`design/flow/config.mk`:
```
export PLATFORM = sky130hd
export DESIGN_NAME = CPUCore
export DESIGN_NICKNAME = CPUCore
export VERILOG_FILES = /design/flow/design.v
export SDC_FILE = /design/flow/constraint.sdc
export NUM_CORES = 4
export LEC_CHECK = 0
export CAP_MARGIN = 20
export CORE_MARGIN = 2
export CORE_UTILIZATION = 40
export PLACE_DENSITY = 0.6
export SLEW_MARGIN = 20
```
`design/flow/constraint.sdc`:
```
create_clock -name core_clock -period 8.0 [get_ports {clk}]
set_input_delay 1.6000 -clock core_clock [delete_from_list [all_inputs] [get_ports {clk}]]
set_output_delay 1.6000 -clock core_clock [all_outputs]
set_load 0.01 [all_outputs]
```
`design/flow/design.v`:
```
module ALUcntrl
(
input [3:0] Opcode,
input [3:0] OpcodeExt_ImmHi,
input [15:0] Reg2Data,
input [3:0] Rsrc_ImmLo,
output reg [3:0] ALUctrl,
output reg [15:0] Rsrc_Imm
);
reg [15:0] signExt, zeroExt, shiftExt;
reg [7:0] Imm;
parameter ADDI = 4'b0101;
parameter SUBI = 4'b1001;
parameter CMPI = 4'b1011;
parameter ANDI = 4'b0001;
parameter ORI = 4'b0010;
parameter XORI = 4'b0011;
parameter MOVI = 4'b1101;
parameter LSH= 4'b1000;
parameter LUI = 4'b1111;
parameter ADD = 4'b0101;
parameter SUB = 4'b1001;
parameter CMP = 4'b1011;
parameter AND = 4'b0001;
parameter OR = 4'b0010;
parameter XOR = 4'b0011;
parameter MOV = 4'b1101;
always@(*) begin
	Rsrc_Imm <= 16'b0;
	Imm <= {OpcodeExt_ImmHi[3:0], Rsrc_ImmLo[3:0]};  
	zeroExt <= {8'b00000000, Imm[7:0]};  
	signExt <= {{8{Imm[7]}}, Imm[7:0]};  
	shiftExt <= {{12{Rsrc_ImmLo[3]}}, Imm[3:0]};  
	case(Opcode) 
		ADDI: begin ALUctrl <= 4'b0101; Rsrc_Imm <= signExt; end
		SUBI: begin ALUctrl <= 4'b1001; Rsrc_Imm <= signExt; end
		CMPI: begin ALUctrl <= 4'b1011; Rsrc_Imm <= signExt; end
		ANDI: begin ALUctrl <= 4'b0001; Rsrc_Imm <= zeroExt; end
		ORI: begin ALUctrl <= 4'b0010; Rsrc_Imm <= zeroExt; end
		XORI: begin ALUctrl <= 4'b0011; Rsrc_Imm <= zeroExt; end
		MOVI: begin ALUctrl <= 4'b1101; Rsrc_Imm <= zeroExt; end
		LSH:
			if(OpcodeExt_ImmHi[2])  
			begin
				ALUctrl <= 4'b0100;
			end
		else if (OpcodeExt_ImmHi[0])
			begin
				ALUctrl <= 4'b0111;  
				Rsrc_Imm <= shiftExt;
			end
		else 
			begin
				ALUctrl <= 4'b0000;  
				Rsrc_Imm <= shiftExt;
			end
		LUI:
		begin
			ALUctrl <= 4'b1111; 
			Rsrc_Imm <= {8'b0, Imm[7:0]};
		end
		default: case(OpcodeExt_ImmHi)  
			ADD: begin ALUctrl <= 4'b0101; Rsrc_Imm <= Reg2Data; end
			SUB: begin ALUctrl <= 4'b1001; Rsrc_Imm <= Reg2Data; end
			CMP: begin ALUctrl <= 4'b1011; Rsrc_Imm <= Reg2Data; end
			AND: begin ALUctrl <= 4'b0001; Rsrc_Imm <= Reg2Data; end
			OR: begin ALUctrl <= 4'b0010; Rsrc_Imm <= Reg2Data; end
			XOR: begin ALUctrl <= 4'b0011; Rsrc_Imm <= Reg2Data; end
			MOV: begin ALUctrl <= 4'b1101; Rsrc_Imm <= Reg2Data; end
			default: begin ALUctrl <= 4'b0000; Rsrc_Imm <= Reg2Data; end 
			endcase
		endcase
	end
endmodule
module ALU (
	input clk,
	input Reset,
	input ALUen,
	input [15:0] Rdest,
	input [15:0] Rsrc,
	input [3:0] alucont,
	output reg [15:0] result,
	output reg [15:0] PSR
);
parameter ADD = 4'b0101;
parameter SUB = 4'b1001;
parameter AND = 4'b0001;
parameter OR = 4'b0010;
parameter XOR = 4'b0011;
parameter LSH = 4'b0100;
parameter LSHI = 4'b0000;
parameter RSHI = 4'b0111;
parameter CMP = 4'b1011;
parameter MOV = 4'b1101;
parameter LUI = 4'b1111;
reg [16:0] temp;   
reg [15:0] PSR_next;  
always @(posedge clk) begin
	if (~Reset) PSR <= 16'b0;
	else PSR <= PSR_next & 16'h00E5;
end
always @(*) begin
	result = 16'b0;
	temp = 17'b0;
	PSR_next = PSR;
	if (ALUen) begin
	case (alucont)
		AND: result = Rdest & Rsrc;  
		OR: result = Rdest | Rsrc;   
		XOR: result = Rdest ^ Rsrc;  
		MOV: result = Rsrc; 		 
		ADD: begin
			temp = Rdest + Rsrc;  
			result = temp[15:0];  
			PSR_next[0] = temp[16];  
			PSR_next[5] = (Rdest[15] == Rsrc[15]) && (result[15] != Rdest[15]);  
		end
		SUB: begin
			temp = Rdest + (~Rsrc + 1);  
			result = temp[15:0];  
			PSR_next[0] = temp[16];  
			PSR_next[5] = (Rdest[15] != Rsrc[15]) && (result[15] != Rdest[15]);  
		end
		LSH: begin
			if (Rsrc == 16'b1111111111111111) begin       
				 result = Rdest >> 1;          				 
			end else if (Rsrc == 16'h0001) begin			 
				 result = Rdest << 1;          				 
			end else begin
				 result = Rdest;               				 
			end
      end
		LSHI:begin
			result = Rdest << Rsrc;  
		end
		RSHI:begin
			result = Rdest >> Rsrc;  
		end
		CMP: begin
			temp = Rdest - Rsrc;	 
		   result = 16'b0;
			PSR_next[6] = (temp[15:0] == 16'b0);    
			PSR_next[7] = temp[16];                 
			PSR_next[2] = (temp[15] == 1'b1);       
		end
		LUI:
			result = (Rsrc << 8) | Rdest[7:0];  
		default: result = 16'b0;  
	endcase
	end
end
endmodule
module mux(
input [15:0] data1, data2,
input select,
output [15:0] dataout
);
assign dataout = select ? data1 : data2;
endmodule
module Controller(
input clk,
input Reset,
input [3:0] OpCode,
input [3:0] OpCodeExt_ImmHi,
input [3:0] RSource_ImmLo,     
output reg AluEn,
output reg MemMuxEn,
output reg RegFileEn,
output reg MemWriteEn,
output reg PCEn,
output reg InstrEn,
output reg PCRead,
output reg PCWrite
);
reg [3:0] state;
reg [3:0] NS;
parameter FETCH = 4'b0000;
parameter DECODE = 4'b0001;
parameter MEMEX = 4'b0010;  
parameter ALUEX = 4'b0011;  
parameter REGWB = 4'b0111;
parameter MEMWB = 4'b0100;
parameter JEX = 4'b0101;
parameter JEXWB = 4'b1000;
parameter PCUPDATE = 4'b1111;
parameter MEMTYPE = 4'b0100;
parameter BranchTYPE = 4'b1100;
always @(posedge clk) begin
	if(~Reset)
	begin
	state <= FETCH;
	end
	else state <= NS;
end
always @(*) begin
	NS <= FETCH;
	case(state)
		FETCH:NS<= DECODE;
		DECODE:begin
			case(OpCode)
				MEMTYPE:begin
					if(OpCodeExt_ImmHi == 4'b0000 || OpCodeExt_ImmHi == 4'b0100)begin
					NS <= MEMEX;  
					end
					if(OpCodeExt_ImmHi == 4'b1100 || OpCodeExt_ImmHi == 4'b1000 || OpCodeExt_ImmHi == 4'b1111)begin
					NS <= JEX;  
					end
				end
				BranchTYPE: NS <= JEX;
				default: NS <= ALUEX;
				endcase
		end
		MEMEX:NS <= MEMWB;
		ALUEX:NS <= REGWB;
		REGWB: NS <= JEX;
		MEMWB: NS <= JEX;
		JEX: NS <= JEXWB;
		JEXWB: NS <= PCUPDATE;
		PCUPDATE: NS <= FETCH;
		default:NS <= FETCH;
	endcase
		if(~Reset)
		begin
			NS <= FETCH;
		end
end
always @(*) begin
	AluEn <= 0;
	MemMuxEn <= 0;
	RegFileEn <= 0;
	PCEn <= 0;
	MemWriteEn <= 0;
	InstrEn <= 0;
	PCRead <= 0;
	PCWrite <= 0;
	case(state)
		FETCH:begin
			AluEn <= 0;
			MemMuxEn <= 0;
			RegFileEn <= 0;
			PCEn <= 0;
			MemWriteEn <= 0;
			InstrEn <= 1;
			PCRead <= 1;
			PCWrite <= 0;
		end
		DECODE:begin
		end
		MEMEX: begin
		MemMuxEn <= 1;
		end
		ALUEX:AluEn <= 1;
		MEMWB:begin
			if(OpCode == 4'b0100 && OpCodeExt_ImmHi == 4'b0100) begin
				MemWriteEn <=1;
				RegFileEn <= 0;
			end
			else if(OpCode == 4'b0100 && OpCodeExt_ImmHi == 4'b0000)begin
				MemMuxEn <= 1;
				RegFileEn <= 1;
			end
			else
			RegFileEn <=1;
		end
		REGWB: begin
		if((OpCode == 4'b0000 && OpCodeExt_ImmHi == 4'b1011)||(OpCode == 4'b1011 || (OpCode == 4'b0100 && OpCodeExt_ImmHi == 4'b0100))) RegFileEn <=0;
		else RegFileEn <=1;
		AluEn <= 1;
		end
		JEX: begin
			PCEn <= 1;
		end
		JEXWB: begin
			PCWrite <=1;
			MemWriteEn <= 1;
		end
		PCUPDATE: begin
			PCRead <= 1;
		end
		default: RegFileEn <=0;
		endcase
end
endmodule
module InstrReg(
input clk,
input En,
input [15:0] instruction,
output reg[3:0] opcode,
output reg[3:0] opcodeExt_ImmHi,
output reg[3:0] Rdest,
output reg[3:0] Rsrc_ImmLo
);
always @(posedge clk)
	if(En)begin
		opcode <= instruction[15:12];  
		Rdest <= instruction[11:8];	 
		opcodeExt_ImmHi <= instruction[7:4];	 
		Rsrc_ImmLo <= instruction[3:0];  
	end
endmodule
module PCControl(
input clk, PCen, Reset,
input [15:0] PSR,             
input [15:0] RegData,
input [3:0] dispLo,           
input [3:0] OpcodeExt_dispHi,
input [3:0] CondRlink,        
input [3:0] Opcode,           
output reg [15:0]PC           
);
reg [3:0] RlinkIndex;
reg [15:0] Rlink [7:0];
parameter JUMP = 4'b0100;
parameter BCOND = 4'b1100;
parameter EQ = 4'b0000;  
parameter NE = 4'b0001;  
parameter GE = 4'b1101;  
parameter CS = 4'b0010;  
parameter CC = 4'b0011;  
parameter HI = 4'b0100;  
parameter LS = 4'b0101;  
parameter LO = 4'b1010;  
parameter HS = 4'b1011;  
parameter GT = 4'b0110;  
parameter LE = 4'b0111;  
parameter FS = 4'b1000;  
parameter FC = 4'b1001;  
parameter LT = 4'b1100;  
parameter UC = 4'b1110;  
parameter JAL = 4'b1000;  
parameter JCOND = 4'b1100;  
parameter RET = 4'b1111;  
always @(posedge clk) begin
if(~Reset) begin
	PC <= 16'h0;
	RlinkIndex <= 4'd0;
end
else if(PCen)begin
    case (Opcode)
        JUMP: begin
            case (OpcodeExt_dispHi)
                JAL: begin
						  if (RlinkIndex < 8) begin
								Rlink[RlinkIndex] <= PC + 1'b1;
								RlinkIndex <= RlinkIndex + 1'b1;
							end
                    PC <= RegData;
                end
                JCOND: begin
                    case (CondRlink)
                        EQ: PC <= PSR[6] ? RegData : PC + 1'b1;   
                        NE: PC <= ~PSR[6] ? RegData : PC + 1'b1;  
                        GE: PC <= (PSR[7] | PSR[6]) ? RegData : PC + 1'b1;  
                        CS: PC <= PSR[0] ? RegData : PC + 1'b1;  
                        CC: PC <= ~PSR[0] ? RegData : PC + 1'b1;  
                        HI: PC <= PSR[2] ? RegData : PC + 1'b1;  
                        LS: PC <= ~PSR[2] ? RegData : PC + 1'b1;  
                        LO: PC <= (~PSR[2] & ~PSR[6]) ? RegData : PC + 1'b1;  
                        HS: PC <= (PSR[2] | PSR[6]) ? RegData : PC + 1'b1;  
                        GT: PC <= PSR[7] ? RegData : PC + 1'b1;  
                        LE: PC <= ~PSR[7] ? RegData : PC + 1'b1;  
                        FS: PC <= PSR[5] ? RegData : PC + 1'b1;  
                        FC: PC <= ~PSR[5] ? RegData : PC + 1'b1;  
                        LT: PC <= (~PSR[7] & ~PSR[6]) ? RegData : PC + 1'b1;  
                        UC: PC <= RegData;  
                        default: PC <= PC + 1'b1;  
                    endcase
                end
                RET: begin
					 if(RlinkIndex >0) begin
							RlinkIndex <= RlinkIndex - 1;
                    PC <= Rlink[RlinkIndex - 1];
                end else begin
						 PC <= PC +1;
						 end
					 end
                default: PC <= PC + 1'b1;  
            endcase
        end
        BCOND: begin
            case (CondRlink)
                EQ: PC <= PSR[6] ? PC + {{8{OpcodeExt_dispHi[3]}},OpcodeExt_dispHi[3:0], dispLo[3:0]} : PC + 1'b1;   
                NE: PC <= ~PSR[6] ? PC + {{8{OpcodeExt_dispHi[3]}},OpcodeExt_dispHi[3:0], dispLo[3:0]} : PC + 1'b1;  
                GE: PC <= (PSR[7] | PSR[6]) ? PC + {{8{OpcodeExt_dispHi[3]}},OpcodeExt_dispHi[3:0], dispLo[3:0]} : PC + 1'b1;  
                CS: PC <= PSR[0] ? PC + {{8{OpcodeExt_dispHi[3]}},OpcodeExt_dispHi[3:0], dispLo[3:0]} : PC + 1'b1;  
                CC: PC <= ~PSR[0] ? PC + {{8{OpcodeExt_dispHi[3]}},OpcodeExt_dispHi[3:0], dispLo[3:0]} : PC + 1'b1;  
                HI: PC <= PSR[2] ? PC + {{8{OpcodeExt_dispHi[3]}},OpcodeExt_dispHi[3:0], dispLo[3:0]} : PC + 1'b1;  
                LS: PC <= ~PSR[2] ? PC + {{8{OpcodeExt_dispHi[3]}},OpcodeExt_dispHi[3:0], dispLo[3:0]} : PC + 1'b1;  
                LO: PC <= (~PSR[2] & ~PSR[6]) ? PC + {{8{OpcodeExt_dispHi[3]}},OpcodeExt_dispHi[3:0], dispLo[3:0]} : PC + 1'b1;  
                HS: PC <= (PSR[2] | PSR[6]) ? PC + {{8{OpcodeExt_dispHi[3]}},OpcodeExt_dispHi[3:0], dispLo[3:0]} : PC + 1'b1;  
                GT: PC <= PSR[7] ? PC + {{8{OpcodeExt_dispHi[3]}},OpcodeExt_dispHi[3:0], dispLo[3:0]} : PC + 1'b1;  
                LE: PC <= ~PSR[7] ? PC + {{8{OpcodeExt_dispHi[3]}},OpcodeExt_dispHi[3:0], dispLo[3:0]} : PC + 1'b1;  
                FS: PC <= PSR[5] ? PC + {{8{OpcodeExt_dispHi[3]}},OpcodeExt_dispHi[3:0], dispLo[3:0]} : PC + 1'b1;  
                FC: PC <= ~PSR[5] ? PC + {{8{OpcodeExt_dispHi[3]}},OpcodeExt_dispHi[3:0], dispLo[3:0]} : PC + 1'b1;  
                LT: PC <= (~PSR[7] & ~PSR[6]) ? PC + {{8{OpcodeExt_dispHi[3]}},OpcodeExt_dispHi[3:0], dispLo[3:0]} : PC + 1'b1;  
                UC: PC <= PC + {{8{OpcodeExt_dispHi[3]}},OpcodeExt_dispHi[3:0], dispLo[3:0]};  
                default: PC <= PC + 1'b1;  
            endcase
        end
        default: PC <= PC + 1'b1;  
    endcase
	 end
end
endmodule
module RegFile (
	 input Reset,
    input clk,                     
    input En,                      
    input [3:0] read_addr,         
    input [3:0] readwrite_addr,    
    input [15:0] write_data,       
    output [15:0] read_data1,      
    output [15:0] read_data2       
);
	reg [15:0] registers [15:0];
	integer i;  
always @(posedge clk) begin
        if (!Reset) begin
            for (i = 0; i < 16; i = i + 1) begin
		    registers[i] <= 16'h0000;  
            end
        end 
	else if (En) begin  
            registers[readwrite_addr] <= write_data;  
        end
		  end
 assign read_data2 = registers[read_addr];  
 assign read_data1 = registers[readwrite_addr];  
endmodule
module CPUCore(
input clk,
input Reset,
output wire [15:0] mem_addr,
output wire        mem_we,
output wire [15:0] mem_wdata,
input  wire [15:0] mem_rdata
);
wire[3:0] OpCodeExt_ImmHi;
wire[3:0] OpCode;
wire[3:0] Rdest;
wire[3:0] Rsrc_ImmLo;
wire AluEn;
wire MemMuxEn;
wire RegFileEn;
wire MemWriteEn;
wire PCEn;
wire InstrEn;
wire PCRead;
wire PCWrite;
wire [15:0] PC;
wire[15:0] read_data1;  
wire[15:0] read_data2;
wire [15:0] MemData;
wire [15:0] Rsrc_ImmData;
wire [15:0] ALUResult;
wire [15:0] PSR;
wire [3:0]alucont;
wire [15:0] Mem_a1;
wire [15:0] MemAddr;
wire [15:0] AluMuxOut;
wire [15:0] MemDataFromMux;
assign MemData   = mem_rdata;
assign mem_addr  = MemAddr;
assign mem_we    = MemWriteEn;
assign mem_wdata = MemDataFromMux;
InstrReg InstrReg(
.clk(clk),
.En(InstrEn),
.instruction(MemData),
.opcode(OpCode),
.opcodeExt_ImmHi(OpCodeExt_ImmHi),
.Rdest(Rdest),
.Rsrc_ImmLo(Rsrc_ImmLo)
);
Controller Controller(
	.clk(clk),
	.Reset(Reset),
	.OpCode(OpCode),
	.OpCodeExt_ImmHi(OpCodeExt_ImmHi),
	.RSource_ImmLo(Rsrc_ImmLo),
	.AluEn(AluEn),
	.MemMuxEn(MemMuxEn),
	.RegFileEn(RegFileEn),
	.PCEn(PCEn),
	.PCRead(PCRead),
	.PCWrite(PCWrite),
	.MemWriteEn(MemWriteEn),
	.InstrEn(InstrEn)
);
PCControl PCControl(
	.Reset(Reset),
	.clk(clk),
	.PSR(PSR),
	.PCen(PCEn),
	.RegData(read_data2),
	.dispLo(Rsrc_ImmLo),   
	.OpcodeExt_dispHi(OpCodeExt_ImmHi),
	.CondRlink(Rdest),
	.Opcode(OpCode),  
	.PC(PC)  
);
RegFile RegFile (
	 .Reset(Reset),
    .clk(clk),                 
    .En(RegFileEn),                  
    .read_addr(Rsrc_ImmLo),  
    .readwrite_addr(Rdest),    
    .write_data(AluMuxOut),   
    .read_data1(read_data1),  
    .read_data2(read_data2)   
);
ALUcntrl ALUcntrl
(
	.Opcode(OpCode),
	.OpcodeExt_ImmHi(OpCodeExt_ImmHi),
	.Reg2Data(read_data2),
	.Rsrc_ImmLo(Rsrc_ImmLo),
	.ALUctrl(alucont),
	.Rsrc_Imm(Rsrc_ImmData)
);
ALU ALU (
	.clk(clk),
	.Reset(Reset),
	.ALUen(AluEn),
	.Rdest(read_data1),
	.Rsrc(Rsrc_ImmData),
	.alucont(alucont),
	.result(ALUResult),
	.PSR(PSR)
);
mux muxALu(
.select(MemMuxEn),
.data1(MemData),
.data2(ALUResult),
.dataout(AluMuxOut)
);
mux muxMEM1(
.select(PCWrite),
.data1(16'h8000),
.data2(read_data2),  
.dataout(Mem_a1)
);
mux muxMEM2(
.select(PCRead),
.data1(PC),
.data2(Mem_a1),
.dataout(MemAddr)
);
mux muxMEMdata(
.select(PCWrite),
.data1(PC),
.data2(read_data1),
.dataout(MemDataFromMux)
);
endmodule
```
`design/flow/run.sh`:
```
#!/bin/bash
# the make line also repeats each setting of config.mk as NAME=value (left out here)
make -C /OpenROAD-flow-scripts/flow DESIGN_CONFIG=/design/flow/config.mk WORK_HOME=/design/flow/orfs CLKGATE_MAP_FILE= finish
```
==> run notes, run 1 <==
Implementation summary

After synthesis, the share of cell area in mux cells is 16.8%. The area of all placed cells without fillers is 0.0348 mm2. The commonest cells after synthesis are 400 x sky130_fd_sc_hd__edfxtp_1, 376 x sky130_fd_sc_hd__nor2_1, 262 x sky130_fd_sc_hd__nand2_1, 186 x sky130_fd_sc_hd__a21oi_1. The total setup violations reported at the end of the flow is 0. In this run the mean area of a mapped cell was 10.3 um2. Checking max transition, the worst relative margin is 13.9%. The placeable core region is 0.0775 mm2.

The library cell used as clock root buffer is sky130_fd_sc_hd__clkbuf_16. The number of cells in the yosys synthesis report is 3039. The initial antenna violation count is 2. The number of global-route vias before repair came to 27400. The synthesized instance count is 3039. The cell depth of the worst min-delay path is 1. The endpoint of the worst setup timing path is ALU.PSR[6]$_SDFFE_PN0P_. Hold timing on the final database bottoms out at a slack of 0.470 ns. For the sequential group, total power comes out at 2.63 mW.

The wire length recorded after detailed routing is 140000 um. Between clock sinks in the finished design, the worst skew comes to 0.0669 ns. Setup repair after global routing left no endpoint under its margin. The synthesized netlist devotes 16.2% of its cell area to simple gates.

After clock tree synthesis, the repair step resized 0 gates. The part of the power in the clock network is 33.3%. The number of top-level design ports is 51. Looking at the post-CTS report, the setup buffer insertion count equals 0. The total number of cells along the worst setup path is 13. The delay contributed by the slowest stage of the critical path is 0.76 ns. The iteration count recorded for the first detailed-route pass is 10. The total placed instance area is 0.0331 mm2.

From left edge to right edge, the die measures 284 um. TritonCTS built the clock tree. The total number of H-tree levels is 2. Yosys printed 6 warnings. In this run, synthesis produced a sequential element count of 442. The placement summary gives the final routability congestion estimate as 1.02. In this run the maximum-capacitance check reported violations numbering 0. Traced cell by cell, the critical path runs through buf_4 > mux4_2 > mux4_2 > a21o_1 > ha_1 > inv_1 > a21oi_1 > a21oi_1 > o221a_2 > a311oi_1 > xnor2_1 > or4b_1 > o31ai_1. The most common cell in the netlist is sky130_fd_sc_hd__edfxtp_1.

Looking at the power breakdown, combinational cells take 29.5% of the total. The Yosys chip area is 0.0314 mm2. The count of cells along the worst register-to-register path is 13.

The terminating pin of the worst hold path is Controller.state[7]$_DFF_P_. The script logs the mean routed wire length per placed instance as 34.3 um. After detailed routing, the number of vias per cell comes to 7.04. The required time reported for the critical path endpoint is 8.43 ns. Summed over the clock group, the power is 2.36 mW. Among the non-sequential cells, AND-OR/OR-AND gates take the most area. The area added between synthesis and finish is 11.1%. The cell-mix breakdown from Yosys lists the compound-gate area share as 17.3%. The number of nets handed over by synthesis was 3115. The post-synthesis share of cell area spent on full adders, half adders and majority gates is 2.36%. The type recorded for the worst min-delay path is register to register. The end of the worst register-to-register path is ALU.PSR[6]$_SDFFE_PN0P_.

Counting endpoints that fail hold in the final report gives 0. Among cell families on the critical path, the largest total delay comes from AND-OR/OR-AND gates. Total global-route track usage over all layers is 33.9%. The count of warning messages emitted by the tools is 48. Power spread over the standard cell area amounts to 203 mW/mm2. After layout, the minimum clock period comes to 6.65 ns.

The library cell with the largest summed area after synthesis is sky130_fd_sc_hd__edfxtp_1. Together, buffers and inverters on the worst path number 2. The achievable clock frequency is 150 MHz. The power report puts the leakage power at 12.2 nW. The row count is 102. The setup total negative slack is 0 ns. In the routed design, unresolved DRC markers number 0. Per the post-route antenna check, the number of violating nets is 0.

As reported, the later end of the worst-skew pair has a clock insertion delay of 0.65 ns. The pin closest to its max-slew limit shows a slew of 1.29 ns. Counting flops with an async set or reset pin after synthesis yields a share of 0%. STA classifies the critical path startpoint as a register. The total global routing overflow is 0. In the power breakdown, the internal column shows 4.62 mW. The pin count of the biggest net entering global routing is 66.

The synthesized area is 0.0314 mm2. Sequential cells burn 37.2% of the power. The run finished with no timing, DRC or antenna violations.

Looking at the critical path, the highest net fanout was 32. The chip occupies 0.0806 mm2. The total number of nets in the final design is 3093. Buffers inserted during clock tree synthesis total 48. The commonest register cell after synthesis is sky130_fd_sc_hd__edfxtp_1. The share of the Yosys chip area taken by registers is 41.0%. The dominant power group in this design is registers. The register-to-register path setup slack is 1.35 ns. The first global-routing pass estimated 200000 um of wire. The deepest clock path buffer count is 3. The switching power total is 2.46 mW. Across the VDD grid, the largest voltage drop is 0.175 mV. Of the total power, the share spent switching nets is 34.7%. The port buffer count is 50.

The nature of the critical path endpoint is a register. The share of the core area taken by cells at floorplan is 40.5%. The arrival time of data at the worst endpoint is listed as 7.07 ns.

Per report_power, the Combinational row totals 2.09 mW. The CTS log lists the clock sinks for this run as 442. The critical path class is register to register. The overall die height is 284 um. The share of Yosys cell area claimed by the top area cell type is 38.3%. The post-route utilization of the core is recorded as 45.0%. Looking at the worst setup and hold paths, the clock pins of their registers show a slew of 0.06 ns. The number of synthesized flops with an enable pin is 400. In this run, post-CTS hold repair placed 0 buffers. The final number of max-transition violations is 0.

The part of the cycle the worst path needs is 83.1%. The xor and xnor area share after synthesis is 1.45%. Per the log, the first TritonRoute iteration ended with a DRC count of 5079. After legalization and detailed placement, the total HPWL measured 98500 um.

The main area contributors are sky130_fd_sc_hd__edfxtp_1 38%, sky130_fd_sc_hd__mux4_2 12%, sky130_fd_sc_hd__nor2_1 4.5%, sky130_fd_sc_hd__nand2_1 3.1%, sky130_fd_sc_hd__a21oi_1 3.0%. The total via count after detailed routing is 28800. The synthesized netlist contains 103 unique library cells.

The slowest library cell on the worst path is sky130_fd_sc_hd__dfxtp_4. For the worst min-delay path, the startpoint reported by OpenROAD is Controller.state[6]$_DFF_P_.
==> metal layers <==
metal | track usage [%] | part of all wire, % | wire [um]
met1 | 46.3 | 39 | 54700
met2 | 49.6 | 42 | 59500
met3 | 9.64 | 13 | 18500
met4 | 15.9 | 5.4 | 7610
met5 | 0 | 0.0093 | 13
==> area by class of cell <==
| class | instances | area (um2) |
|---|---|---|
| Multi-Input combinational cell | 2253 | 17100 |
| Sequential cell | 442 | 12900 |
| Timing Repair Buffer | 185 | 1580 |
| Inverter | 87 | 327 |
| Clock inverter | 32 | 433 |
| Clock buffer | 58 | 1250 |
| Fill cell | 7231 | 42600 |
| Tap cell | 1040 | 1300 |
| Antenna cell | 1 | 2.50 |
==> metrics by stage <==
stage	total power [mW]	setup WS (ns)	cells
CTS	7.00	1.45	4095
detailed placement	4.66	1.49	4005
global route	7.27	1.06	4097
global placement	4.65	1.49	4002
finish	7.08	1.35	4098
floorplan	3.93	2.18	3039
==> run 2: changes to the inputs <==
Settings changed: CORE_UTILIZATION 40 to 58.
Clock period 8.0 ns to 4.26 ns, I/O delays scaled along.
==> run notes, run 2 <==
Implementation results

The most common cell in the synthesized netlist is sky130_fd_sc_hd__edfxtp_1. The Yosys chip area is 0.0314 mm2 (unchanged). The mean area per synthesized cell is 10.3 um2 (unchanged).

The first error in the log reads "[ERROR GRT-0232] Routing congestion too high. Check the congestion heatmap in the GUI". The number of buffers created by CTS came to 46 (-4.2%). The stage at which the run stopped is global routing. The global placement routability congestion is 1.16 (+14%). In the synthesized netlist, the cells that appear most often are 400 x sky130_fd_sc_hd__edfxtp_1, 376 x sky130_fd_sc_hd__nor2_1, 262 x sky130_fd_sc_hd__nand2_1, 186 x sky130_fd_sc_hd__a21oi_1. The multiplexer fraction of the synthesized cell area is 16.8% (unchanged). The number of nets in the synthesized netlist is 3115 (unchanged). The row count is 85 (-17%). The library cell used as clock root buffer is sky130_fd_sc_hd__clkbuf_16. The deepest clock path buffer count came to 3 (unchanged).

The CTS sink count is 442 (unchanged). The total global routing overflow is 117. The number of flip-flops and latches in the synthesized netlist is 442 (unchanged).

The run stopped with a tool error. The number of synthesized flops with an enable pin is 400 (unchanged). The port buffer count is 50 (unchanged). The effective utilization at floorplan is 58.5% (+18 points). The placeable core region is 0.0536 mm2 (-31%).

The die outline width is 237 um (-17%). The worst slack at placement is -0.629 ns (-2.12 ns). The share of synthesized cell area in and-or and or-and compound cells came to 17.3% (unchanged). The commonest register cell after synthesis is sky130_fd_sc_hd__edfxtp_1. The total number of H-tree levels is 2 (unchanged). The area share of and/or/nand/nor cells after synthesis is 16.2% (unchanged). In the post-synthesis netlist, the biggest area contributors are sky130_fd_sc_hd__edfxtp_1 38%, sky130_fd_sc_hd__mux4_2 12%, sky130_fd_sc_hd__nor2_1 4.5%, sky130_fd_sc_hd__nand2_1 3.1%, sky130_fd_sc_hd__a21oi_1 3.0%. The main combinational cell family by area after synthesis is AND-OR/OR-AND gates. The die outline area is 0.0559 mm2 (-31%).

The number of buffers added to fix hold violations after cts was 0 (unchanged). The number of cells produced by synthesis is 3039 (unchanged). The post-synthesis async set-or-reset flop share was 0% (unchanged). The synthesized area is 0.0314 mm2 (unchanged).

The total instance count after detailed placement is 4083 (+1.9%). The number of warnings issued by yosys came to 6 (unchanged). The number of cells in the yosys synthesis report is 3039 (unchanged).

The share of Yosys cell area claimed by the top area cell type is 38.3% (unchanged). The number of top-level design ports is 51 (unchanged). The tally of unique sky130hd cells used after synthesis is 103 (unchanged). The post-detailed-placement half-perimeter wirelength is 111000 um (+13%). The overall die height is 237 um (-17%).

The aggregate global-route resource usage is 80.3%. The sequential cell area fraction in the yosys report is 41.0% (unchanged). Of all cell types, the one taking the most synthesized area is sky130_fd_sc_hd__edfxtp_1. The xor and xnor area share after synthesis came to 1.45% (unchanged).

The post-synthesis share of cell area spent on full adders, half adders and majority gates is 2.36% (unchanged).
[run 2: per-layer routing]
metal  GRT overflow  global-route usage (%)
met3             12                    71.1
met5              1                    44.2
met1              1                    83.5
met2             49                    91.3
met4             54                    71.9
[run 2: per-stage QoR]
stage          area, um2  hold slack, ns
2_1_floorplan      31700           0.424
3_3_place_gp       36100           0.440
3_5_place_dp       36100           0.448
4_1_cts            39800           0.466
[run 2: what timing repair did]
action | 4_1_cts
endpoints found under the setup margin | 285
pin swaps | 69
cloned | 13
buffers inserted | 56
resized | 323
==> run 3: changes to the inputs <==
Settings changed: PLACE_DENSITY 0.6 to default, SETUP_SLACK_MARGIN from default to -0.36, TNS_END_PERCENT from default to 5.
Clock period 4.26 ns to 4.59 ns, I/O delays scaled along.
==> run notes, run 3 <==
Implementation summary

The number of warnings issued by yosys came to 6 (unchanged). The routed via count divided by cell count is 8.32. In this run, the combinational gates consume 35.2% of the power. The synthesized area is 0.0314 mm2 (unchanged). The aggregate global-route resource usage is 58.3%. The die outline area is 0.0559 mm2 (unchanged). The Yosys chip area is 0.0314 mm2 (unchanged). The number of cells produced by synthesis is 3039 (unchanged). The required time reported for the critical path endpoint is 4.95 ns. The post-detailed-route DRC marker count is 0. The count of buffer and inverter cells on the critical path is 7. The post-detailed-route wirelength per cell is 41.2 um. In this run the layout overhead on the synthesized area is reported as 19.6%. The row count came to 85 (unchanged). The internal portion of the total power is 8.34 mW. The tally of unique sky130hd cells used after synthesis is 103 (unchanged). The final layout contains routed wiring with a total length of 169000 um. The post-synthesis share of cell area spent on full adders, half adders and majority gates is 2.36% (unchanged).

The final setup skew is 0.0739 ns. The worst pin sits at a relative slew slack of 9.29%. The global placement routability congestion is 1.16 (+0.43%). The placeable core region is 0.0536 mm2 (unchanged).

Across all setup checks in the final design, the least slack found is -0.967 ns. The most common cell in the netlist is sky130_fd_sc_hd__edfxtp_1. The total global routing overflow is 0. The final report lists the setup-violating endpoint count as 274.

The number of standard cells in the final layout excluding fillers is 4111. Summed over all failing endpoints, the final setup total negative slack is -116.41 ns. The most used flip-flop cell after synthesis is sky130_fd_sc_hd__edfxtp_1. The mean area per synthesized cell is 10.3 um2 (unchanged). Registers are responsible for 34.7% of the overall power. The number of synthesized flops with an enable pin is 400 (unchanged).

The power per cell area is 354 mW/mm2. The startpoint identified for the worst hold timing path is Controller.state[3]$_DFF_P_. The multiplexer fraction of the synthesized cell area is 16.8% (unchanged). The clock transition at the register clock pins on the worst setup and hold paths after CTS is 0.10 ns. The total placed instance area is 0.0355 mm2 (-1.8%). For this run, the slowest stage of the critical path takes 0.76 ns. The xor and xnor area share after synthesis is 1.45% (unchanged). The total number of cells along the worst setup path is 18. The endpoint arrival time on the critical path is 5.92 ns.

The count of TritonRoute iterations in the first routing pass is 25. The overall die height is 237 um (unchanged). The achievable clock frequency is 180 MHz.

The total instance count after detailed placement was 3999 (-2.1%). The switching power as a share of total power is 37.2%. On the critical path, the stage with the largest delay is an instance of sky130_fd_sc_hd__nor2_1.

The static leakage is 14.0 nW. The part of the power in the clock network is 30.1%. The port buffer count is 50 (unchanged).

The number of global-route vias before repair is 32700. For reference, the top cells by area after synthesis are sky130_fd_sc_hd__edfxtp_1 38%, sky130_fd_sc_hd__mux4_2 12%, sky130_fd_sc_hd__nor2_1 4.5%, sky130_fd_sc_hd__nand2_1 3.1%, sky130_fd_sc_hd__a21oi_1 3.0%. Looking at area per cell type in the netlist, the leader is sky130_fd_sc_hd__edfxtp_1.

The count of warning messages emitted by the tools is 55. The worst setup path is captured at a register. The worst hold path belongs to the class register to register. The area share of and/or/nand/nor cells after synthesis is 16.2% (unchanged).

The routed design could run at a clock period as short as 5.56 ns. The total area of sequential cells is 0.0129 mm2. The switching power total is 4.94 mW.

In this run the layout check failures are negative setup slack. The run reported a max-capacitance violation count of 0. The number of cells in the yosys synthesis report is 3039 (unchanged). Setup slack on the worst reg-to-reg path comes out at -0.97 ns. The number of buffers created by CTS is 46 (unchanged). The number of nets in the synthesized netlist came to 3115 (unchanged). The highest-power group is combinational logic.

The most repeated library cell on the critical path is sky130_fd_sc_hd__buf_4. STA classifies the critical path startpoint as a register. Yosys reports that the most numerous cell types are 400 x sky130_fd_sc_hd__edfxtp_1, 376 x sky130_fd_sc_hd__nor2_1, 262 x sky130_fd_sc_hd__nand2_1, 186 x sky130_fd_sc_hd__a21oi_1. The count of cells along the worst register-to-register path is 18. The combinational-cell power consumption is 4.68 mW.

The final hold violation count is 0. The first routing iteration left 8664 violations. In the hold report, the worst path ends at Controller.state[2]$_DFF_P_. The tightest hold path in the finished design has a slack of 0.469 ns. The die outline width came to 237 um (unchanged). The number of flip-flops and latches in the synthesized netlist is 442 (unchanged). The initial antenna violation count is 24. The total via count after detailed routing is 34200.

The cell depth of the worst min-delay path is 1. The clock tree from TritonCTS is done. The share of synthesized cell area in and-or and or-and compound cells is 17.3% (unchanged). The end of the worst register-to-register path is RegFile.registers[10][3]$_SDFFCE_PN0P_. The flow ran to the end, but the layout failed its checks.

The residual antenna-violating net count after detailed routing is 0. The number of top-level design ports is 51 (unchanged). The effective utilization at floorplan is 58.5% (unchanged).

Setup repair after global routing could not meet its margin everywhere. The first global-routing pass estimated 232000 um of wire. The clock latency at the later pin of the worst-skew pair is 0.69 ns. After filler insertion, the fill cell instance count of the layout stands at 3726.

The deepest clock path buffer count is 3 (unchanged). The post-detailed-placement half-perimeter wirelength is 114000 um (+2.7%). The CTS sink count is 442 (unchanged). In this run the clock root is driven by a sky130_fd_sc_hd__clkbuf_16. The actual slew at the worst max-slew pin is 1.35 ns.

The final report gives the standard cell area, fillers excluded, as 0.0375 mm2. The sequential power reported by the tool is 4.60 mW. The critical path class is register to register.

The total number of H-tree levels is 2 (unchanged). The combinational gate area is 0.0173 mm2. The peak ir drop on the vdd network is 0.473 mV. According to the finish report, the design has a final net count of 3446. The part of the cycle the worst path needs is 121%. The cell sequence reported for the critical path is buf_4 > buf_6 > mux4_1 > mux2i_2 > buf_4 > mux2i_2 > a21boi_2 > inv_2 > or4_4 > or2_1 > buf_4 > nor2_2 > buf_4 > nand4_1 > o211ai_1 > o31ai_2 > buf_4 > nor2_1. The total clock network power is 4.00 mW. The share of Yosys cell area claimed by the top area cell type was 38.3% (unchanged).

The main combinational cell family by area after synthesis is AND-OR/OR-AND gates. Grouping stages by cell kind, the critical path spends the most delay in simple AND/OR/NAND/NOR gates. Entering global routing, the biggest net connects 66 pins. The sequential cell area fraction in the yosys report is 41.0% (unchanged). The number of buffers added to fix hold violations after cts is 0 (unchanged).

Per the timing report, the biggest fanout along the worst path comes to 16. The post-synthesis async set-or-reset flop share is 0% (unchanged). The endpoint of the worst setup timing path is RegFile.registers[10][3]$_SDFFCE_PN0P_. The final number of max-transition violations is 0. Measured on the finished design, the core utilization comes to 70.0%.
## run 3: per-layer routing
metal  global-route usage, %  share of wire (%)
met1                    68.5                 31
met2                    78.0                 38
met3                    35.0                 20
met4                    42.2                 11
met5                    1.47               0.29
## run 3: final cells by class
type	count	area share, %
repair buffers	540	12.3
well taps	696	2.32
multi-input cells	2253	46.1
clock buffers	49	3.10
flip-flops and latches	442	34.3
inverters	87	0.871
clock inverters	33	0.857
diodes	11	0.0734
## run 3: repair_timing
item,in CTS,in global routing
pin swaps,2,4
cloned,1,2
setup endpoints to repair,65,149
setup buffers,1,19
gates resized,17,47
## run 3: per-stage QoR
step | setup WS, ns | total power, mW
detailed placement | -0.439 | 8.81
global route | -0.758 | 13.3
CTS | -0.372 | 12.6
finish | -0.967 | 13.3
global placement | -0.303 | 8.70
floorplan | -0.650 | 6.87
==> run 4: changes to the inputs <==
Settings changed: CAP_MARGIN 20 to 10, CELL_PAD_IN_SITES_DETAIL_PLACEMENT from default to 0, CORE_MARGIN 2 to 7, CORE_UTILIZATION 58 to 72, CTS_CLUSTER_SIZE from default to 32, GPL_TIMING_DRIVEN from default to 1, PLACE_DENSITY_LB_ADDON from default to 0.0, SETUP_SLACK_MARGIN -0.36 to 1.04, TNS_END_PERCENT 5 to default.
Clock period 4.59 ns to 3.63 ns, I/O delays scaled along.
==> run notes, run 4 <==
Implementation results

The number of nets in the synthesized netlist came to 3115 (unchanged). The xor and xnor area share after synthesis is 1.45% (unchanged). The effective utilization at floorplan is 72.9% (+14 points). The worst slack at placement is -1.29 ns (-0.848 ns). For reference, the top cells by area after synthesis are sky130_fd_sc_hd__edfxtp_1 38%, sky130_fd_sc_hd__mux4_2 12%, sky130_fd_sc_hd__nor2_1 4.5%, sky130_fd_sc_hd__nand2_1 3.1%, sky130_fd_sc_hd__a21oi_1 3.0%. The post-synthesis share of cell area spent on full adders, half adders and majority gates was 2.36% (unchanged). The die outline width is 223 um (-5.8%). The share of Yosys cell area claimed by the top area cell type is 38.3% (unchanged).

The share of synthesized cell area in and-or and or-and compound cells came to 17.3% (unchanged). The flow did not finish. The placeable core region is 0.0430 mm2 (-20%).

Recorded from the global router log, the overflow total was 77. The number of synthesized flops with an enable pin is 400 (unchanged). Ranked by instance count, the synthesized netlist is headed by 400 x sky130_fd_sc_hd__edfxtp_1, 376 x sky130_fd_sc_hd__nor2_1, 262 x sky130_fd_sc_hd__nand2_1, 186 x sky130_fd_sc_hd__a21oi_1. The synthesized area came to 0.0314 mm2 (unchanged). The overall die height is 223 um (-5.8%). The number of warnings issued by yosys was 6 (unchanged). The number of top-level design ports was 51 (unchanged). The main combinational cell family by area after synthesis is AND-OR/OR-AND gates. The port buffer count is 50 (unchanged). The tree is rooted in a sky130_fd_sc_hd__clkbuf_16. The number of flip-flops and latches in the synthesized netlist is 442 (unchanged). The tally of unique sky130hd cells used after synthesis is 103 (unchanged). The Yosys chip area was 0.0314 mm2 (unchanged). The number of buffers created by CTS is 46 (unchanged). The sequential cell area fraction in the yosys report is 41.0% (unchanged).

The post-synthesis async set-or-reset flop share is 0% (unchanged). The commonest register cell after synthesis is sky130_fd_sc_hd__edfxtp_1. The post-detailed-placement half-perimeter wirelength is 102000 um (-11%). The number of cells produced by synthesis is 3039 (unchanged). The row count is 76 (-11%). The number of buffers added to fix hold violations after cts is 0 (unchanged). The deepest clock path buffer count came to 3 (unchanged). The library cell with the largest summed area after synthesis is sky130_fd_sc_hd__edfxtp_1. The number of cells in the yosys synthesis report was 3039 (unchanged).

The tool reported: "[ERROR GRT-0116] Global routing finished with congestion. Check the congestion regions in the DRC Viewer". The total number of H-tree levels was 2 (unchanged). The global placement routability congestion is 1.47 (+27%).

The most frequently used library cell after synthesis is sky130_fd_sc_hd__edfxtp_1. The die outline area is 0.0496 mm2 (-11%). The multiplexer fraction of the synthesized cell area is 16.8% (unchanged). The mean area per synthesized cell was 10.3 um2 (unchanged). Overall routing resource usage recorded by global route was 79.6%.

The total instance count after detailed placement is 4030 (+0.78%). The area share of and/or/nand/nor cells after synthesis is 16.2% (unchanged). The CTS sink count came to 442 (unchanged). The stage where the run came to a stop is global routing.
## run 4: layer usage
| metal | GRT overflow | track usage (%) |
|---|---|---|
| met5 | 1 | 49.8 |
| met4 | 34 | 74.5 |
| met3 | 5 | 74.8 |
| met2 | 36 | 89.2 |
| met1 | 1 | 79.1 |
## run 4: metrics by stage
step | area, um2 | hold slack (ns) | power, mW
2_1_floorplan | 32200 | 0.424 | 8.83
3_3_place_gp | 36800 | 0.438 | 11.1
3_5_place_dp | 36800 | 0.461 | 11.3
4_1_cts | 39100 | 0.469 | 16.5
## run 4: timing repair
action,in CTS
gates resized,112
pin swaps,31
cloned,5
setup endpoints to repair,694
setup buffers,18
==> run 5: changes to the inputs <==
Settings changed: CAP_MARGIN 10 to 5, CELL_PAD_IN_SITES_DETAIL_PLACEMENT 0 to default, CORE_MARGIN 7 to 2, CTS_CLUSTER_DIAMETER from default to 95, CTS_CLUSTER_SIZE 32 to default, GPL_TIMING_DRIVEN 1 to default, PLACE_DENSITY_LB_ADDON 0.0 to default, SETUP_SLACK_MARGIN 1.04 to 1.53.
Clock period 3.63 ns to 5.89 ns, I/O delays scaled along.
==> run notes, run 5 <==
Implementation results

The library cell with the largest summed area after synthesis is sky130_fd_sc_hd__edfxtp_1. The post-synthesis share of cell area spent on full adders, half adders and majority gates is 2.36% (unchanged). The row count is 76 (unchanged).

The CTS sink count is 442 (unchanged). The sequential cell area fraction in the yosys report came to 41.0% (unchanged). The number of warnings issued by yosys is 6 (unchanged). The main combinational cell family by area after synthesis is AND-OR/OR-AND gates.

The multiplexer fraction of the synthesized cell area is 16.8% (unchanged). The Yosys chip area is 0.0314 mm2 (unchanged). The deepest clock path buffer count was 3 (unchanged). The die outline width came to 213 um (-4.5%).

The die outline area is 0.0452 mm2 (-8.8%). The most common cell in the netlist is sky130_fd_sc_hd__edfxtp_1. The overall die height was 213 um (-4.5%).

The area share of and/or/nand/nor cells after synthesis is 16.2% (unchanged). The worst slack at placement is 0.000106 ns (+1.29 ns). The total placed instance area is 0.0328 mm2 (-11%). The main area contributors are sky130_fd_sc_hd__edfxtp_1 38%, sky130_fd_sc_hd__mux4_2 12%, sky130_fd_sc_hd__nor2_1 4.5%, sky130_fd_sc_hd__nand2_1 3.1%, sky130_fd_sc_hd__a21oi_1 3.0%.

The number of cells in the yosys synthesis report is 3039 (unchanged). The global placement routability congestion is 1.29 (-12%). The number of flip-flops and latches in the synthesized netlist is 442 (unchanged). The library cell used as clock root buffer is sky130_fd_sc_hd__clkbuf_16. The post-synthesis async set-or-reset flop share is 0% (unchanged).

The number of buffers added to fix hold violations after cts is 0 (unchanged). The share of synthesized cell area in and-or and or-and compound cells is 17.3% (unchanged). The aggregate global-route resource usage is 85.5%. The number of top-level design ports is 51 (unchanged). The tally of unique sky130hd cells used after synthesis is 103 (unchanged). The placeable core region is 0.0431 mm2 (+0.22%).

The number of nets in the synthesized netlist came to 3115 (unchanged). The tool reported: "[ERROR GRT-0116] Global routing finished with congestion. Check the congestion regions in the DRC Viewer". The mean area per synthesized cell is 10.3 um2 (unchanged). The stage at which the run stopped is global routing.

The number of cells produced by synthesis came to 3039 (unchanged). Recorded from the global router log, the overflow total was 264. The synthesized area came to 0.0314 mm2 (unchanged). The effective utilization at floorplan is 72.8% (-0.16 points). The total number of H-tree levels is 2 (unchanged). The number of synthesized flops with an enable pin came to 400 (unchanged). The run stopped with a tool error. The xor and xnor area share after synthesis is 1.45% (unchanged). The port buffer count is 50 (unchanged).

The post-detailed-placement half-perimeter wirelength is 96400 um (-5.1%). The number of buffers created by CTS is 45 (-2.2%). The share of Yosys cell area claimed by the top area cell type is 38.3% (unchanged). Counting instances in the post-synthesis netlist gives the leading cell types as 400 x sky130_fd_sc_hd__edfxtp_1, 376 x sky130_fd_sc_hd__nor2_1, 262 x sky130_fd_sc_hd__nand2_1, 186 x sky130_fd_sc_hd__a21oi_1. The commonest register cell after synthesis is sky130_fd_sc_hd__edfxtp_1.
==> run 5: layer usage <==
metal  overflow  GRT usage (%)
met5          5           60.8
met4         96           82.4
met3         45           77.2
met2         84           94.0
met1         34           87.1
==> run 5: metrics by stage <==
stage | instances | total power, mW
4_1_cts | 3756 | 9.93
3_5_place_dp | 3570 | 6.28
3_3_place_gp | 3570 | 6.19
2_1_floorplan | 3039 | 5.40
==> run 5: what timing repair did <==
item,CTS
hold endpoints to repair,0
setup buffers,91
setup endpoints to repair,299
gates cloned,13
pin swaps,53
gates resized,238
==> run 6: changes to the inputs <==
Settings changed: CAP_MARGIN 5 to 10, CELL_PAD_IN_SITES_DETAIL_PLACEMENT from default to 0, CORE_MARGIN 2 to 7, CORE_UTILIZATION 72 to 21, CTS_CLUSTER_DIAMETER 95 to 157, GPL_TIMING_DRIVEN from default to 1, PLACE_DENSITY from default to 0.43, SETUP_SLACK_MARGIN 1.53 to -0.34, SLEW_MARGIN 20 to 0, TNS_END_PERCENT from default to 10.
Clock period 5.89 ns to 5.51 ns, I/O delays scaled along.
==> run notes, run 6 <==
Implementation summary

The flow reported a cell area power density of 284 mW/mm2. The setup total negative slack is -0.593 ns. The clock latency at the later pin of the worst-skew pair is 0.67 ns.

The port buffer count is 50 (unchanged). The Yosys chip area is 0.0314 mm2 (unchanged). Of the total power, the clock network draws 32.3%. The critical path is of the register to register type.

The count of TritonRoute iterations in the first routing pass is 8. The top fanout value on the critical path is 16. The multiplexer fraction of the synthesized cell area came to 16.8% (unchanged). The post-detailed-placement half-perimeter wirelength is 113000 um (+17%). The count of cells along the worst register-to-register path is 19. The area share of and/or/nand/nor cells after synthesis is 16.2% (unchanged).

The pin count of the biggest net entering global routing is 52. The number of buffers added to fix hold violations after cts was 0 (unchanged). Looking at the critical path, the single cell with the biggest stage delay is sky130_fd_sc_hd__mux4_2.

The initial antenna violation count is 8. The post-detailed-route DRC marker count is 0. The xor and xnor area share after synthesis is 1.45% (unchanged). The critical path in the final layout is reported with a setup slack of -0.0474 ns. The post-synthesis async set-or-reset flop share is 0% (unchanged). The count of buffers added by post-CTS timing repair for setup came to 0 (-100%).

The global placement routability congestion is 0.999 (-23%). After global routing the overflow that remains totals 0. The number of flip-flops and latches in the synthesized netlist is 442 (unchanged). The final report lists the setup-violating endpoint count as 16.

The nature of the critical path endpoint is a register. The CTS sink count was 442 (unchanged). The area added between synthesis and finish is 18.1%. The number of global-route vias before repair was 27900. The max-capacitance violation count is 0. The final wirelength is 155000 um. The tightest hold path in the finished design has a slack of 0.464 ns. The number of cells produced by synthesis was 3039 (unchanged). In this run the critical register-to-register path is captured at RegFile.registers[14][8]$_SDFFCE_PN0P_. The delay contributed by the slowest stage of the critical path is 0.54 ns. The terminating pin of the worst hold path is Controller.state[2]$_DFF_P_. Looking at the power breakdown, sequential logic takes 36.3% of the total. The number of warnings issued by yosys is 6 (unchanged). Per the power-grid run, VDD falls by no more than 0.242 mV. STA reports a reg2reg setup slack of -0.05 ns. The run finished, with violations left.

The share of Yosys cell area claimed by the top area cell type is 38.3% (unchanged). The share of synthesized cell area in and-or and or-and compound cells was 17.3% (unchanged). Looking at the clock tree report, the root buffer type is sky130_fd_sc_hd__clkbuf_16. The sort of element at the start of the critical path is a register.

Across all stage logs, warnings added up to 48. After layout, the worst path uses 101% of the clock period. The dominant delay contributor by cell family on the critical path is AND-OR/OR-AND gates. The number of buffers created by CTS is 51 (+13%). The die outline area is 0.160 mm2 (+250%). The mean area per synthesized cell is 10.3 um2 (unchanged). In this run the layout check failures are negative setup slack. The number of nets in the synthesized netlist is 3115 (unchanged). The clock transition at the register clock pins on the worst setup and hold paths after CTS is 0.06 ns. The total number of H-tree levels is 2 (unchanged). Counting instances in the post-synthesis netlist gives the leading cell types as 400 x sky130_fd_sc_hd__edfxtp_1, 376 x sky130_fd_sc_hd__nor2_1, 262 x sky130_fd_sc_hd__nand2_1, 186 x sky130_fd_sc_hd__a21oi_1. For the sequential group, total power comes out at 3.82 mW. The count of buffer and inverter cells on the critical path is 5. For this run, the detailed router reports a per-instance via density of 5.57. The total number of nets in the final design is 3240.

The data arrival time reported for the critical path is 5.97 ns. TritonCTS built the clock tree. The number of top-level design ports is 51 (unchanged). The required time at the worst endpoint is listed as 5.92 ns. The row count was 141 (+86%). The residual antenna-violating net count after detailed routing is 0. The total number of cells along the worst setup path is 19.

The sequential cell area fraction in the yosys report is 41.0% (unchanged). The number of gates given a new drive strength after cts came to 0 (-100%). Static timing analysis puts the maximum clock frequency at 180 MHz.

The actual slew at the worst max-slew pin is 1.12 ns. The number of cells in the yosys synthesis report came to 3039 (unchanged). The worst slack at placement is 0.0170 ns (+0.0169 ns). The biggest slice of the total power is consumed by registers. The min-delay analysis places its worst path in the category register to register. Once iteration 0 of detailed routing completed, the report listed 3612 DRC markers. The die outline width came to 400 um (+88%).

Internal power comes to 6.78 mW. The aggregate global-route resource usage is 18.2%. The total via count after detailed routing is 28600.

The max-slew headroom at the worst pin is 25.1%. The overall die height is 400 um (+88%). The wire length of the first global-routing pass is 218000 um.

Per the final timing report, the hold violations number 0. Clock skew on the completed layout was measured at 0.0805 ns. The number of cells on the worst hold path is listed as 1.

Summed over all nets, the switching power comes to 3.73 mW. The cell type that accounts for the most area after synthesis is sky130_fd_sc_hd__edfxtp_1. The post-synthesis share of cell area spent on full adders, half adders and majority gates is 2.36% (unchanged). The combinational share of power is 31.4%. The static leakage is 12.9 nW. The placeable core region is 0.148 mm2 (+240%). The number of synthesized flops with an enable pin was 400 (unchanged).

The post-detailed-route wirelength per cell is 30.2 um. Switching power as a fraction of the total was reported as 35.5%. The synthesis report lists the most area-consuming cells as sky130_fd_sc_hd__edfxtp_1 38%, sky130_fd_sc_hd__mux4_2 12%, sky130_fd_sc_hd__nor2_1 4.5%, sky130_fd_sc_hd__nand2_1 3.1%, sky130_fd_sc_hd__a21oi_1 3.0%. Per STA, the worst path is made up of buf_4 > mux4_2 > mux2i_1 > buf_4 > o22ai_1 > nor2_2 > inv_1 > ha_1 > inv_1 > o21bai_1 > a21o_1 > a21oi_1 > o21bai_1 > a21oi_1 > xnor2_1 > a221o_1 > o41ai_4 > buf_12 > nor2_1. Max-slew check failures listed in the final report amount to 0.

The combinational-cell power consumption is 3.29 mW. In this run the most critical hold path is launched from Controller.state[3]$_DFF_P_. The deepest clock path buffer count came to 3 (unchanged). The tally of unique sky130hd cells used after synthesis is 103 (unchanged). The commonest register cell after synthesis is sky130_fd_sc_hd__edfxtp_1. The most common cell in the netlist is sky130_fd_sc_hd__edfxtp_1. The critical path ends at RegFile.registers[14][8]$_SDFFCE_PN0P_. The final period demand of the worst path is 5.56 ns. The design draws 10.5 mW.

The total clock network power is 3.40 mW. The synthesized area came to 0.0314 mm2 (unchanged). Of the combinational cells, the family taking the most area is AND-OR/OR-AND gates. The effective utilization at floorplan was 21.2% (-52 points).
## run 6: stage by stage
stage                     area [um2]  utilization (%)  instances
after global placement         35400             23.9       5040
after CTS                      37000             25.0       5131
final                          37000             25.0       5134
after global routing           37000             25.0       5133
after floorplan                31400                -       3039
after detailed placement       35400             23.9       5040
## run 6: cell type report
cell class | instances | area, um2
clock buffers | 59 | 1310
repair buffers | 329 | 2700
diodes | 2 | 5.00
fillers | 15800 | 111000
multi-input cells | 2253 | 17100
well taps | 1930 | 2410
clock inverters | 32 | 328
flip-flops and latches | 442 | 12900
inverters | 87 | 327
## run 6: metal layers
metal / up-vias / GRT usage, % / routed length (um)
li1: 12100 / - / -
met1: 14500 / 24.7 / 65200
met2: 1623 / 28.8 / 69300
met3: 381 / 3.12 / 12400
met4: 2 / 7.60 / 8100
met5: - / 0 / 7
==> run 7: changes to the inputs <==
Settings changed: ABC_AREA from default to 1, CAP_MARGIN 10 to 20, CELL_PAD_IN_SITES_DETAIL_PLACEMENT 0 to default, CORE_MARGIN 7 to 2, CORE_UTILIZATION 21 to 72, CTS_CLUSTER_DIAMETER 157 to 148, CTS_CLUSTER_SIZE from default to 94, GPL_TIMING_DRIVEN 1 to default, PLACE_DENSITY 0.43 to 0.6, SETUP_SLACK_MARGIN -0.34 to 0.8, SLEW_MARGIN 0 to 20.
Clock period 5.51 ns to 3.75 ns, I/O delays scaled along.
==> run notes, run 7 <==
Implementation results

The CTS sink count was 442 (unchanged). The total global routing overflow is 81. The Yosys chip area was 0.0353 mm2 (+13%).

The synthesized area is 0.0353 mm2 (+13%). The number of warnings issued by yosys is 6 (unchanged). The die outline width was 225 um (-44%).

The placeable core region came to 0.0486 mm2 (-67%). The flow stopped in global routing. The multiplexer fraction of the synthesized cell area was 0.755% (-16 points). The aggregate global-route resource usage is 77.2%. The number of cells produced by synthesis is 4949 (+63%). The most common cell in the netlist is sky130_fd_sc_hd__nand2_1. The tally of unique sky130hd cells used after synthesis is 66 (-36%). Ranked by instance count, the synthesized netlist is headed by 941 x sky130_fd_sc_hd__nand2_1, 659 x sky130_fd_sc_hd__o21ai_0, 579 x sky130_fd_sc_hd__a21oi_1, 492 x sky130_fd_sc_hd__nand3_1, 405 x sky130_fd_sc_hd__inv_1.

The share of synthesized cell area in and-or and or-and compound cells is 25.5% (+8.2 points). The deepest clock path buffer count is 3 (unchanged). The row count is 81 (-43%).

The post-synthesis share of cell area spent on full adders, half adders and majority gates is 2.10% (-0.26 points). The number of top-level design ports is 51 (unchanged). The commonest register cell after synthesis is sky130_fd_sc_hd__edfxtp_1. The post-detailed-placement half-perimeter wirelength is 103000 um (-8.7%). The total number of H-tree levels is 1 (-1).

The global placement routability congestion is 1.15 (+15%). The mean area per synthesized cell came to 7.13 um2 (-31%). The synthesis run identifies the leading combinational cell family as AND-OR/OR-AND gates. The number of buffers created by CTS is 10 (-80%).

The total placed instance area is 0.0390 mm2 (+10%). Sorting the synthesized cells by area gives the leading types as sky130_fd_sc_hd__edfxtp_1 34%, sky130_fd_sc_hd__nand2_1 10%, sky130_fd_sc_hd__o21ai_0 9.3%, sky130_fd_sc_hd__a21oi_1 8.2%, sky130_fd_sc_hd__nand3_1 7.0%. The die outline area was 0.0508 mm2 (-68%). The tool reported: "[ERROR GRT-0232] Routing congestion too high. Check the congestion heatmap in the GUI". The overall die height is 225 um (-44%).

The share of Yosys cell area claimed by the top area cell type is 34.0% (-4.3 points). The number of nets in the synthesized netlist is 5025 (+61%). The number of synthesized flops with an enable pin is 400 (unchanged).

The xor and xnor area share after synthesis came to 0.596% (-0.86 points). The sequential cell area fraction in the yosys report was 36.4% (-4.6 points). The number of flip-flops and latches in the synthesized netlist came to 442 (unchanged).

The library cell used as clock root buffer is sky130_fd_sc_hd__clkbuf_16. The effective utilization at floorplan is 72.5% (+51 points). The synthesized design spends more area on one cell type than any other, namely sky130_fd_sc_hd__edfxtp_1.

The post-synthesis async set-or-reset flop share is 0% (unchanged). The area share of and/or/nand/nor cells after synthesis was 24.9% (+8.7 points). The port buffer count is 50 (unchanged). The number of cells in the yosys synthesis report came to 4949 (+63%). The flow did not finish.
## run 7: timing repair
item / CTS
pin swaps: 32
setup buffers: 22
hold buffers: 0
setup endpoints to repair: 399
gates cloned: 7
resized: 154
## run 7: layer usage
layer / GRT overflow / global-route usage, %
met1: 2 / 79.1
met2: 35 / 90.8
met3: 4 / 65.2
met4: 40 / 72.0
met5: 0 / 34.9
## run 7: metrics by stage
stage	std cells	setup slack (ns)
4_1_cts	5778	-0.285
2_1_floorplan	4949	0.0672
3_3_place_gp	5733	-0.252
3_5_place_dp	5733	-0.411
==> run 8: changes to the inputs <==
Settings changed: CELL_PAD_IN_SITES_DETAIL_PLACEMENT from default to 0, CELL_PAD_IN_SITES_GLOBAL_PLACEMENT from default to 0, CORE_UTILIZATION 72 to 52, CTS_CLUSTER_DIAMETER 148 to default, CTS_CLUSTER_SIZE 94 to 85, GPL_ROUTABILITY_DRIVEN from default to 1, MIN_ROUTING_LAYER from default to met1, PLACE_DENSITY 0.6 to default, SETUP_SLACK_MARGIN 0.8 to 0.34, TNS_END_PERCENT 10 to 50.
Clock period 3.75 ns to 8.16 ns, I/O delays scaled along.
==> run notes, run 8 <==
Implementation summary

The critical path class is register to register. The required time reported for the critical path endpoint is 8.50 ns. The number of flip-flops and latches in the synthesized netlist is 442 (unchanged). The top fanout value on the critical path is 100. The max-capacitance violation count is 0. The slowest library cell on the worst path is sky130_fd_sc_hd__buf_4.

The final period demand of the worst path is 6.53 ns. Per report_power, the Sequential row totals 2.58 mW. The commonest cells after synthesis are 941 x sky130_fd_sc_hd__nand2_1, 659 x sky130_fd_sc_hd__o21ai_0, 579 x sky130_fd_sc_hd__a21oi_1, 492 x sky130_fd_sc_hd__nand3_1, 405 x sky130_fd_sc_hd__inv_1.

Per the detail_route report, inserted antenna diodes total 0. The CTS sink count was 442 (unchanged). The Yosys chip area came to 0.0353 mm2 (unchanged). The flow ran to the end and the layout has no timing, DRC or antenna violations. The post-detailed-placement half-perimeter wirelength came to 100000 um (-2.5%). Power spread over the standard cell area amounts to 183 mW/mm2. The initial antenna violation count is 3. According to the timing report, the arrival time at the worst endpoint equals 6.87 ns. The total number of nets in the final design is 4872. The final hold violation count is 0. Entering global routing, the biggest net connects 101 pins. The number of nets in the synthesized netlist is 5025 (unchanged).

The sequential cell area fraction in the yosys report is 36.4% (unchanged). TritonCTS built the clock tree. The share of Yosys cell area claimed by the top area cell type was 34.0% (unchanged). The overall die height is 264 um (+17%).

The number of gates given a new drive strength after cts is 0 (-100%). Grouping non-sequential cells by family puts the most area in AND-OR/OR-AND gates. The total number of H-tree levels is 2 (+1). The end of the worst register-to-register path is RegFile.registers[6][14]$_SDFFCE_PN0P_. The actual slew at the worst max-slew pin is 1.14 ns. The number of synthesized flops with an enable pin came to 400 (unchanged). The xor and xnor area share after synthesis is 0.596% (unchanged). In the final report, the number of endpoints failing setup comes to 0. The post-synthesis share of cell area spent on full adders, half adders and majority gates came to 2.10% (unchanged). Per STA, the worst path accumulates the most delay in the family simple AND/OR/NAND/NOR gates. The die outline area is 0.0699 mm2 (+38%). Setup repair after global routing left no endpoint under its margin. The global route stage reports its total congestion overflow as 0. The hold path startpoint is Controller.state[6]$_DFF_P_.

The library cell used as clock root buffer is sky130_fd_sc_hd__clkbuf_16. Ranked by total cell area, the synthesized netlist is headed by sky130_fd_sc_hd__edfxtp_1 34%, sky130_fd_sc_hd__nand2_1 10%, sky130_fd_sc_hd__o21ai_0 9.3%, sky130_fd_sc_hd__a21oi_1 8.2%, sky130_fd_sc_hd__nand3_1 7.0%. The synthesized area came to 0.0353 mm2 (unchanged).

The first global-routing pass estimated 225000 um of wire. Setup slack closes at 1.63 ns. Per the synth stats, the flop cell with the highest instance count is sky130_fd_sc_hd__edfxtp_1.

The most common cell in the netlist is sky130_fd_sc_hd__nand2_1. The count of buffers added by post-CTS timing repair for setup is 0 (-100%). The multiplexer fraction of the synthesized cell area is 0.755% (unchanged). The utilization after layout is 56.0%. The number of buffers created by CTS is 51 (+41). The switching power total is 2.56 mW. Sequential cells account for 37.4% of the total power.

The final layout report lists a filler cell count of 6562. Between clock sinks in the finished design, the worst skew comes to 0.0277 ns. The count of warning messages emitted by the tools is 51. The script parses the final routing iteration and logs DRC violations as 0. The total via count after detailed routing is 37900. The static leakage is 14.9 nW. The highest-power group is registers. After detailed routing, the total wire length is 153000 um.

The tally of unique sky130hd cells used after synthesis is 66 (unchanged). The residual antenna-violating net count after detailed routing is 0. The peak ir drop on the vdd network is 0.153 mV. The clock latency at the later pin of the worst-skew pair is 0.62 ns.

The count of buffer and inverter cells on the critical path is 2. The report puts the cell count of the worst reg-to-reg path at 26. For this sky-water flow run, the detailed-routed wirelength per cell is reported as 26.9 um. The most repeated library cell on the critical path is sky130_fd_sc_hd__nand2_1. The port buffer count is 50 (unchanged). The register-to-register path setup slack is 1.63 ns. The slew check shows that the tightest pin keeps a relative margin of 24.0%. The mean area per synthesized cell is 7.13 um2 (unchanged). The number of warnings issued by yosys is 6 (unchanged).

The number of buffers added to fix hold violations after cts is 0 (unchanged). The first TritonRoute pass finished after 9 iterations. Pins over their slew limit in the final report were tallied at 0. The clock transition at the register clock pins on the worst setup and hold paths after CTS is 0.06 ns. The number of global-route vias before repair was 34300. The worst setup path is launched from a register. The total clock network power is 2.26 mW. The placeable core region is 0.0672 mm2 (+38%). The global placement routability congestion is 1.01 (-12%). Per the timing report, the achievable frequency comes out to 153 MHz.

Summed over all failing endpoints, the final setup total negative slack is 0 ns. The power report attributes to the clock group a share of 32.8%. The post-synthesis async set-or-reset flop share came to 0% (unchanged). The power report attributes to the combinational group a share of 29.7%. Net switching is 37.1% of the power. The worst slack at placement is 1.88 ns (+2.29 ns). The deepest clock path buffer count is 3 (unchanged). The library cell with the largest summed area after synthesis is sky130_fd_sc_hd__edfxtp_1. The number of cells produced by synthesis is 4949 (unchanged). The final critical path takes up 80.1% of the cycle. The row count is 95 (+17%). The number of cells in the yosys synthesis report is 4949 (unchanged). The total number of cells along the worst setup path is 26. The die outline width is 264 um (+17%). Global routing consumed, over all layers together, 42.7% of the routing resources. The effective utilization at floorplan came to 52.5% (-20 points). The delay contributed by the slowest stage of the critical path is 0.92 ns.

The flow reports power dissipated in combinational cells as 2.05 mW. The number of DRC violations after detailed-routing iteration 0 is 5555. The cell depth of the worst min-delay path is 2. STA shows the worst min-delay path finishing at Controller.state[7]$_DFF_P_. The critical path ends at RegFile.registers[6][14]$_SDFFCE_PN0P_.

Per the run report, area growth between synthesis and finish was 6.66%. Internal power comes to 4.33 mW. The area share of and/or/nand/nor cells after synthesis came to 24.9% (unchanged).

The class of the tightest hold or removal check is register to register. The number of top-level design ports was 51 (unchanged). The routed via count divided by cell count is 6.65.

The worst setup path is captured at a register. The share of synthesized cell area in and-or and or-and compound cells is 25.5% (unchanged).
==> run 8: through the flow <==
stage | hold slack, ns | cell area [um2] | instances | power [mW]
after floorplan | 0.407 | 35300 | 4949 | 3.91
after detailed placement | 0.417 | 36000 | 5616 | 4.58
after global routing | 0.430 | 37600 | 5705 | 7.11
after CTS | 0.424 | 37600 | 5705 | 6.80
after global placement | 0.412 | 36000 | 5615 | 4.58
final | 0.422 | 37600 | 5705 | 6.89
==> run 8: final cells by class <==
| type | instances | area [um2] | share of cell area, % |
|---|---|---|---|
| Timing Repair Buffer | 160 | 1330 | 3.53 |
| Sequential cell | 442 | 12900 | 34.2 |
| Clock buffer | 74 | 1390 | 3.70 |
| Inverter | 448 | 1680 | 4.47 |
| Clock inverter | 15 | 194 | 0.515 |
| Tap cell | 873 | 1090 | 2.90 |
| Multi-Input combinational cell | 3693 | 19100 | 50.7 |
==> run 8: metal layers <==
layer | vias up | global-route usage (%) | wire (um)
li1 | 17000 | - | -
met1 | 17500 | 57.0 | 59000
met2 | 2713 | 62.5 | 63600
met3 | 623 | 8.95 | 18900
met4 | 4 | 28.6 | 12000
met5 | - | 0 | 28
Power is estimated from default activity; no workload was simulated.
